// ALU
module ALU (
    input         clk,         
    input         rst,         
    input         i_vld,       
    input  [31:0] i_a,         
    input  [31:0] i_b,         
    input         opcode,      
    output reg [31:0] o_res,   
    output reg    o_res_vld,   
    output reg    overflow     
);
reg         i_vld_stage1;
reg [31:0]  i_a_stage1, i_b_stage1;
reg         opcode_stage1;
always @(posedge clk or posedge rst) begin
    if (rst) begin
        i_vld_stage1  <= 1'b0;
        i_a_stage1    <= 32'b0;
        i_b_stage1    <= 32'b0;
        opcode_stage1 <= 1'b0;
    end else begin
        i_vld_stage1  <= i_vld;
        i_a_stage1    <= i_a;
        i_b_stage1    <= i_b;
        opcode_stage1 <= opcode;
    end
end
reg         opcode_stage2, opcode_stage3, opcode_stage4;
always @(posedge clk or posedge rst) begin
    if (rst) begin
        opcode_stage2 <= 1'b0;
        opcode_stage3 <= 1'b0;
        opcode_stage4 <= 1'b0;
    end else begin
        opcode_stage2 <= opcode_stage1;
        opcode_stage3 <= opcode_stage2;
        opcode_stage4 <= opcode_stage3;
    end
end
wire [31:0] add_res, mul_res;
  ...
==> flow/config.mk <==
export PLATFORM = sky130hd
export DESIGN_NAME = ALU
export DESIGN_NICKNAME = ALU
export VERILOG_FILES = /design/flow/design.v
export SDC_FILE = /design/flow/constraint.sdc
export NUM_CORES = 4
export LEC_CHECK = 0
export ABC_AREA = 1
export CAP_MARGIN = 20
export CELL_PAD_IN_SITES_GLOBAL_PLACEMENT = 1
export CORE_ASPECT_RATIO = 1.09
export CORE_MARGIN = 2
export CORE_UTILIZATION = 37
export CTS_CLUSTER_DIAMETER = 175
export GPL_ROUTABILITY_DRIVEN = 1
export GPL_TIMING_DRIVEN = 0
export HOLD_SLACK_MARGIN = 0.24
export MAX_ROUTING_LAYER = met4
export MIN_ROUTING_LAYER = met2
export SETUP_SLACK_MARGIN = 0.96
export SLEW_MARGIN = 15
==> flow/constraint.sdc <==
create_clock -name core_clock -period 9.0 [get_ports {clk}]
set_input_delay 1.8000 -clock core_clock [delete_from_list [all_inputs] [get_ports {clk}]]
set_output_delay 1.8000 -clock core_clock [all_outputs]
set_load 0.01 [all_outputs]
run.sh (not shown) runs the stock make flow with config.mk's settings and CLKGATE_MAP_FILE=.
The baseline produced a clean layout.
==> next run, changes <==
Settings changed: ABC_AREA 1 to unset, CELL_PAD_IN_SITES_GLOBAL_PLACEMENT 1 to unset, CORE_ASPECT_RATIO 1.09 to unset, CORE_UTILIZATION 37 to 57, CTS_CLUSTER_DIAMETER 175 to unset, GPL_ROUTABILITY_DRIVEN 1 to unset, GPL_TIMING_DRIVEN 0 to unset, HOLD_SLACK_MARGIN 0.24 to unset, MAX_ROUTING_LAYER met4 to unset, MIN_ROUTING_LAYER met2 to unset, PLACE_DENSITY set to 0.6, SETUP_SLACK_MARGIN 0.96 to unset, SLEW_MARGIN 15 to 20.
Clock period 9.0 ns to 8.8 ns, I/O delays scaled along.
Result:
- The new run ran to the end with no violations
- critical path depth went down by 9
- worst hold slack gets better by 3.9 ps
- wire length went down by a quarter to a third
- die size went down by well over a third
- maximum frequency went down by a few percent
- design area went down by roughly a tenth
- via count went down by well over a third
- flip-flop count stays the same
- area after synthesis went down by a few percent
- synthesized cell count went down by about a fifth
==> next run, changes <==
Settings changed: CORE_UTILIZATION 57 to 72, CTS_CLUSTER_SIZE set to 37, HOLD_SLACK_MARGIN set to -0.09, PLACE_DENSITY 0.6 to unset, SETUP_SLACK_MARGIN set to 0.14.
Clock period 8.8 ns to 7.23 ns, I/O delays scaled along.
- Now the flow never finished: it broke off in global routing (5_1_grt) on GRT-0116
- synthesized cell count stays the same
- area after synthesis is unchanged
- die size shrinks by about 20%
==> next run, changes <==
Settings changed: ABC_AREA set to 1, CTS_CLUSTER_SIZE 37 to unset, HOLD_SLACK_MARGIN -0.09 to unset, PLACE_DENSITY set to 0.6, SETUP_SLACK_MARGIN 0.14 to unset.
Clock period 7.23 ns to 9.31 ns, I/O delays scaled along.
=> The new run finished with timing, DRC and antenna clean. Area after synthesis rose by 5.4%. Die area climbs by 5.3%. Synthesized cell count is higher by 29%.
==> next run, changes <==
Settings changed: ABC_AREA 1 to unset, CORE_UTILIZATION 72 to 68, CTS_CLUSTER_SIZE set to 42, PLACE_DENSITY 0.6 to unset, SETUP_SLACK_MARGIN set to 1.66.
Clock period 9.31 ns to 6.48 ns, I/O delays scaled along.
The changed run ran to the end with violations: max-capacitance violations, max-slew violations, negative setup slack.
Routed wire length rises by about 40%.
Cell area went up by 20%.
Register-to-register slack got worse by 4200 ps.
==> next run, changes <==
Settings changed: CORE_UTILIZATION 68 to 40, CTS_CLUSTER_SIZE 42 to unset, PLACE_DENSITY set to 0.6, SETUP_SLACK_MARGIN 1.66 to 0.55.
Clock period 6.48 ns to 8.8 ns, I/O delays scaled along.
Result: With this change the flow passed the timing, design-rule and antenna checks. Setup slack gains 4200 ps. Die size went up by 69%. Hold slack barely changes. Fmax went up by about 23%.


run 1:
Starting RTL as in the previous note.
make LEC_CHECK=0 CAP_MARGIN=35 CELL_PAD_IN_SITES_DETAIL_PLACEMENT=0 CELL_PAD_IN_SITES_GLOBAL_PLACEMENT=1 CORE_ASPECT_RATIO=0.95 CORE_MARGIN=2 CORE_UTILIZATION=36 CTS_CLUSTER_DIAMETER=215 GPL_ROUTABILITY_DRIVEN=1 MAX_ROUTING_LAYER=met5 MIN_ROUTING_LAYER=met1 PLACE_DENSITY_LB_ADDON=0.06 SLEW_MARGIN=5 TNS_END_PERCENT=15 finish   # period 11.6 ns
Run 1: all stages complete, timing, DRC and antenna checks passed
The inputs of run 2 differ from those of run 1 as listed below.
Settings: changing CORE_UTILIZATION from 36 to 65; setting SETUP_SLACK_MARGIN to 0.27 for the first time; changing CAP_MARGIN from 35 to 20; removing PLACE_DENSITY_LB_ADDON (formerly 0.06); changing SLEW_MARGIN from 5 to 20; removing CTS_CLUSTER_DIAMETER (formerly 215); removing MIN_ROUTING_LAYER (formerly met1); removing CELL_PAD_IN_SITES_GLOBAL_PLACEMENT (formerly 1); removing TNS_END_PERCENT (formerly 15); removing CORE_ASPECT_RATIO (formerly 0.95); removing CELL_PAD_IN_SITES_DETAIL_PLACEMENT (formerly 0); changing the clock period (ns, I/O delays scaled along) from 11.6 to 8.06.
Findings:
- Run 2 -> stages 100% | layout checks FAIL | negative setup slack
- Worst-case setup margin in the final layout for run 2 is lower than for run 1.
- The clock latency reported for the late side of the worst-skew pair in run 2 sits 0.03 ns below the value recorded for run 1.
- Worst setup path endpoint: multiplier_inst.overflow_calc_r$_DFF_PP0_ -> run 2, multiplier_inst.man_final_r[9]$_DFF_PP0_ -> run 1
- Uppermost layer routed = met4: run 1; uppermost layer routed = met5: run 2
Input-level comparison between run 3 and run 2:
Settings: a change of CORE_UTILIZATION from 65 to 21; an added PLACE_DENSITY_LB_ADDON of 0.06; a change of the clock period (ns, I/O delays scaled along) from 8.06 to 4.96.
--- outcome ---
- Route | run 3 vs run 2 | wire longer in run 3
- Note that the final-layout clock buffer total recorded for run 3 amounts to 1.2 times the value seen in run 2.
- Run 3 has non-clock buffer share of cell area above what run 2 had.
- A destination of the critical timing path of multiplier_inst.exp_final_r[1]$_DFF_PP0_ is what run 3 shows, while multiplier_inst.overflow_calc_r$_DFF_PP0_ belongs to run 2.
- The flow for run 3 finished, though final verification flagged negative setup slack.
- NOTE depth of the most critical reg-to-reg path run 2->run 3 increased by more than 10%
- Area of all placed cells without fillers was higher in run 3 than in run 2.
Changes in run 4 relative to run 3:
Settings: putting CTS_CLUSTER_DIAMETER at 136 where nothing was set; swapping 0.27 for -0.69 in SETUP_SLACK_MARGIN; swapping 21 for 71 in CORE_UTILIZATION; clearing PLACE_DENSITY_LB_ADDON, which used to be 0.06; swapping 4.96 for 7.06 in the clock period (ns, I/O delays scaled along).
Findings:
Run 4: it failed during 5_1_grt, and the tool reported GRT-0232.
Clock buffer count from CTS is higher on run 3
Taking run 4 over run 3, the final weighted congestion in routability-driven placement ratio works out to 1.2.
Setup slack at placement is higher on run 4
Run 4 vs run 3: area after detailed placement down by a little under 10%
Reported for run 3 and run 4, number of library cell types mapped by synthesis turned out identical to the last digit.
Die size (run 4 over run 3): decrease, about 70%
Run 4 -> run 3: number of hold buffers added after cts delta 0, exact match
Run 4 against run 3: area fraction in xor and xnor cells roughly the same, core utilization at floorplan higher.
For run 5, these inputs were changed with respect to run 4:
Settings: CTS_CLUSTER_DIAMETER removed (was 136); HOLD_SLACK_MARGIN newly set to -0.07; SETUP_SLACK_MARGIN changed from -0.69 to -0.18; the clock period (ns, I/O delays scaled along) changed from 7.06 to 8.06.
[summary]
Summary — routability congestion estimate from global placement, run 5 relative to run 4: lower, by about 0.9%. Run 5: post-CTS setup repair buffer count 80 below run 4. In the reports for run 5 and run 4, the larger number of buffers inserted during clock tree synthesis belongs to run 4. In the reports for run 5 and run 4, the smaller quantity of gates resized following cts belongs to run 5. ~same synthesized netlist cell count in run 5 and run 4. To summarise run 5: no stage aborted, but the layout did not pass its checks, failing on negative setup slack. Run 5 against run 4: number of enable flip-flop cells was more or less identical; worst setup slack before clock tree synthesis went up by 0.95 ns.
Input changes introduced in run 6 (baseline for comparison: run 5):
Settings: putting CTS_CLUSTER_DIAMETER at 136 where nothing was set; clearing HOLD_SLACK_MARGIN, which used to be -0.07; swapping -0.18 for -0.2 in SETUP_SLACK_MARGIN.
Notes after the runs:
STATUS run=run 6 STAGES=ALL_DONE FINAL_CHECKS=FAILED CAUSE=negative setup slack. Measured against run 5, the cell depth of the worst setup path of run 6 comes out at 1.14 times the reference value. The number of antenna violations at the first check in global routing in run 6 was lower than what run 5 gave. NOTE clock-buffer cell count run 5->run 6 increased by more than a quarter. Any difference in met1 track demand over resource between run 5 and run 6 is small enough to ignore. First-iteration DRC count was lower in run 6 than in run 5. Sort run 5 and run 6 by layout overhead on the synthesized area asc -> top: run 6.


== wip/amber ==
ALU again, from the RTL that the note above started with.
make LEC_CHECK=0 CAP_MARGIN=20 CORE_MARGIN=2 CORE_UTILIZATION=71 GPL_ROUTABILITY_DRIVEN=1 HOLD_SLACK_MARGIN=-0.07 MAX_ROUTING_LAYER=met5 SETUP_SLACK_MARGIN=-0.57 SLEW_MARGIN=20 finish   # period 7.6 ns
The layout from wip/amber, despite a flow that completed every stage, fails the layout checks, with the failing checks listed as capacitance limit, slew limit, setup timing.
Input changes introduced in wip/willow (baseline for comparison: wip/amber):
- SETUP_SLACK_MARGIN: -0.57 -> unset
- PLACE_DENSITY: unset -> 0.78
- HOLD_SLACK_MARGIN: -0.07 -> unset
- CORE_UTILIZATION: 71 -> 72
- the clock period (ns, I/O delays scaled along): 7.6 -> 8.06
==> results <==
Diff wip/amber..wip/willow | fraction of registers with async set or reset after synthesis | unchanged
Of wip/willow and wip/amber, the higher number of buffers created by CTS belongs to wip/willow.
global routing (5_1_grt): wip/willow exited with error
Compared with wip/amber, wip/willow shows a floorplan-stage core utilization that is 1.4 points higher.
## Diff of input files: wip/sierra against wip/willow
- CORE_UTILIZATION changed from 72 to 66
- SETUP_SLACK_MARGIN newly set to 0.27
- PLACE_DENSITY removed (was 0.78)
### Flow results
Cell area reported after detailed placement, wip/sierra and wip/willow: smaller value in wip/willow. | mean area per synthesized cell | wip/willow vs wip/sierra | ≈ equal |. wip/sierra has post-cts gate resize count above what wip/willow had. wip/sierra had finished all stages when the layout checks came back failing, citing setup timing. Die area: wip/sierra vs wip/willow up 5100 um^2. wip/willow has higher initial cell density of the core than wip/sierra. From wip/willow to wip/sierra the numbers moved as follows: placeable core region now larger, post-synthesis cell area comparable. The count of standard-cell rows reported for wip/sierra is greater than that of wip/willow by 4. Looking at routability-driven placement congestion ratio, wip/sierra sits 0.047 lower than wip/willow does.
diff inputs: wip/sierra => wip/yarrow
- MAX_ROUTING_LAYER: met5 -> unset
- SETUP_SLACK_MARGIN: 0.27 -> unset
- PLACE_DENSITY: unset -> 0.6
- CORE_UTILIZATION: 66 -> 40
- GPL_ROUTABILITY_DRIVEN: 1 -> unset
- the clock period (ns, I/O delays scaled along): 8.06 -> 9.0
[summary]
Side by side, cell area after layout turned out lower in wip/yarrow than in wip/sierra.
Setup WNS wip/sierra -> wip/yarrow: better
sky130_fd_sc_hd__fa_1 as the highest-delay cell along the critical path was reported by wip/yarrow, and sky130_fd_sc_hd__fa_2 by wip/sierra.
Max fmax across wip/sierra and wip/yarrow: wip/sierra
The lower area added between synthesis and finish came out of wip/yarrow.
Compared with wip/sierra, the detailed router inserted fewer vias in wip/yarrow.
Of wip/sierra and wip/yarrow, only wip/yarrow finishes the flow clean.
wip/yarrow: y dimension of the die 28% above wip/sierra
Input-level comparison between wip/juniper and wip/yarrow:
- setting ABC_AREA to 1 for the first time
- setting CORE_ASPECT_RATIO to 1.8 for the first time
- setting CELL_PAD_IN_SITES_GLOBAL_PLACEMENT to 1 for the first time
- setting HOLD_SLACK_MARGIN to 0.24 for the first time
- removing PLACE_DENSITY (formerly 0.6)
- setting GPL_ROUTABILITY_DRIVEN to 0 for the first time
Results
- wip/juniper was carried through to the last stage, and its layout satisfied the timing, design-rule and antenna checks.
- Comparing wip/yarrow and wip/juniper, wire length of the first global-routing pass is higher on wip/juniper.
- Of wip/yarrow and wip/juniper, the higher global-route usage belongs to wip/juniper.
- wip/juniper vs. wip/yarrow: fmax rose 1.5%, smallest hold slack about even.
Modified inputs, wip/violet compared to wip/juniper
- ABC_AREA removed (was 1)
- HOLD_SLACK_MARGIN removed (was 0.24)
- CORE_ASPECT_RATIO removed (was 1.8)
- GPL_ROUTABILITY_DRIVEN removed (was 0)
- CTS_CLUSTER_DIAMETER newly set to 363
- CELL_PAD_IN_SITES_GLOBAL_PLACEMENT removed (was 1)
- CORE_UTILIZATION changed from 40 to 72
- SETUP_SLACK_MARGIN newly set to 0.34
- CTS_CLUSTER_SIZE newly set to 42
- the clock period (ns, I/O delays scaled along) changed from 9.0 to 6.48
[summary]
wip/violet: aborted in global routing (5_1_grt) (tool error). Placed instance count of wip/violet falls short of that of wip/juniper by more than 10%. Going from wip/juniper to wip/violet, summed standard-cell area reported by yosys shrank by 5.1%; instance tally after logic synthesis shrank by 1304. wip/violet vs. wip/juniper: number of instances resized during post-cts repair shows an increase of 389; site row count shows a reduction of 73. Comparing wip/violet against wip/juniper, there is no change at all in hold buffer count at cts.


## job 444
ALU again, from the RTL that the note above started with.
clock: 9.0 ns
lec_check: 0
cap_margin: 20
core_margin: 2
core_utilization: 40
cts_cluster_diameter: 351
hold_slack_margin: -0.04
place_density: 0.71
slew_margin: 30
Job 444 ended with every stage complete and zero timing, DRC or antenna violations.
Here is what was changed in the inputs of job 8290 compared with job 444.
Settings: an added SETUP_SLACK_MARGIN of 0.96; a change of CORE_UTILIZATION from 40 to 46; a change of HOLD_SLACK_MARGIN from -0.04 to 0.24; an added ABC_AREA of 1; an added GPL_ROUTABILITY_DRIVEN of 1; a deleted PLACE_DENSITY that had been 0.71; an added CORE_ASPECT_RATIO of 1.8; an added PLACE_DENSITY_LB_ADDON of 0.17; a change of CTS_CLUSTER_DIAMETER from 351 to 39; a change of SLEW_MARGIN from 30 to 15; an added CELL_PAD_IN_SITES_GLOBAL_PLACEMENT of 1; an added GPL_TIMING_DRIVEN of 0.
==> comparison <==
Job 8290 | status: complete | timing, DRC, antenna: pass. Higher synthesized area per cell was reported by job 444, not job 8290. Synthesized cell count (job 8290 over job 444): increase, 29%. Compared with job 444, in job 8290 pre-CTS setup slack went down by 0.82 ns; total number of placement rows went up by 33; tally of clock buffers in the finished layout went down by 19%.
Inputs modified between job 8290 and job 2250:
Settings: CTS_CLUSTER_DIAMETER no longer set, was 39; CELL_PAD_IN_SITES_GLOBAL_PLACEMENT no longer set, was 1; HOLD_SLACK_MARGIN no longer set, was 0.24; SETUP_SLACK_MARGIN now 0.14, was 0.96; GPL_TIMING_DRIVEN no longer set, was 0; ABC_AREA no longer set, was 1; GPL_ROUTABILITY_DRIVEN no longer set, was 1; PLACE_DENSITY_LB_ADDON no longer set, was 0.17; CORE_UTILIZATION now 72, was 46; SLEW_MARGIN now 20, was 15; CORE_ASPECT_RATIO no longer set, was 1.8; the clock period (ns, I/O delays scaled along) now 8.35, was 9.0.
[summary]
- Going from job 8290 to job 2250, total placed instance area shrank by a few percent.
- Synthesized cell count: job 8290 and job 2250 compared, higher one is job 8290
- Taking job 2250 over job 8290, the total number of multi-input combinational cells ratio works out to 0.828.
- Changes observed in job 2250 relative to job 8290: sequential share of layout area higher; worst hold slack shows no meaningful change; wire length down about 30%.
- Comparing share of the clock period used by the worst path for job 8290 and job 2250, the bigger number came from job 2250.
- Every run in job 8290 and job 2250 closed cleanly, with the single exception of job 2250.
The following lists how job 1090 was set up differently from job 2250:
Settings: putting PLACE_DENSITY at 0.68 where nothing was set; putting CTS_CLUSTER_SIZE at 37 where nothing was set; swapping 0.14 for 1.39 in SETUP_SLACK_MARGIN; swapping 8.35 for 9.0 in the clock period (ns, I/O delays scaled along).
Notes after the runs:
Job 1090 finished end to end and its layout was clean on timing, DRC and antenna.
Arrival time of data at the critical path endpoint: job 1090 higher than job 2250
Final area (job 1090 vs. job 2250) increases by a few percent
Job 1090 — met1 track demand over resource in global routing 3.6 points higher, job 2250 as reference
X dimension of the die: job 1090 vs job 2250 identical
From job 2250 to job 1090 the numbers moved as follows: utilization higher; number of setup buffers added after CTS rose about 300%.
Comparing job 2250 and job 1090, the higher delay contributed by the slowest stage of the critical path was measured on job 2250.
Job 1090: combined area of the multi-input logic cells is about 4% higher than what job 2250 reported.
Final cell count is lower on job 2250
Maximum frequency: higher on job 2250
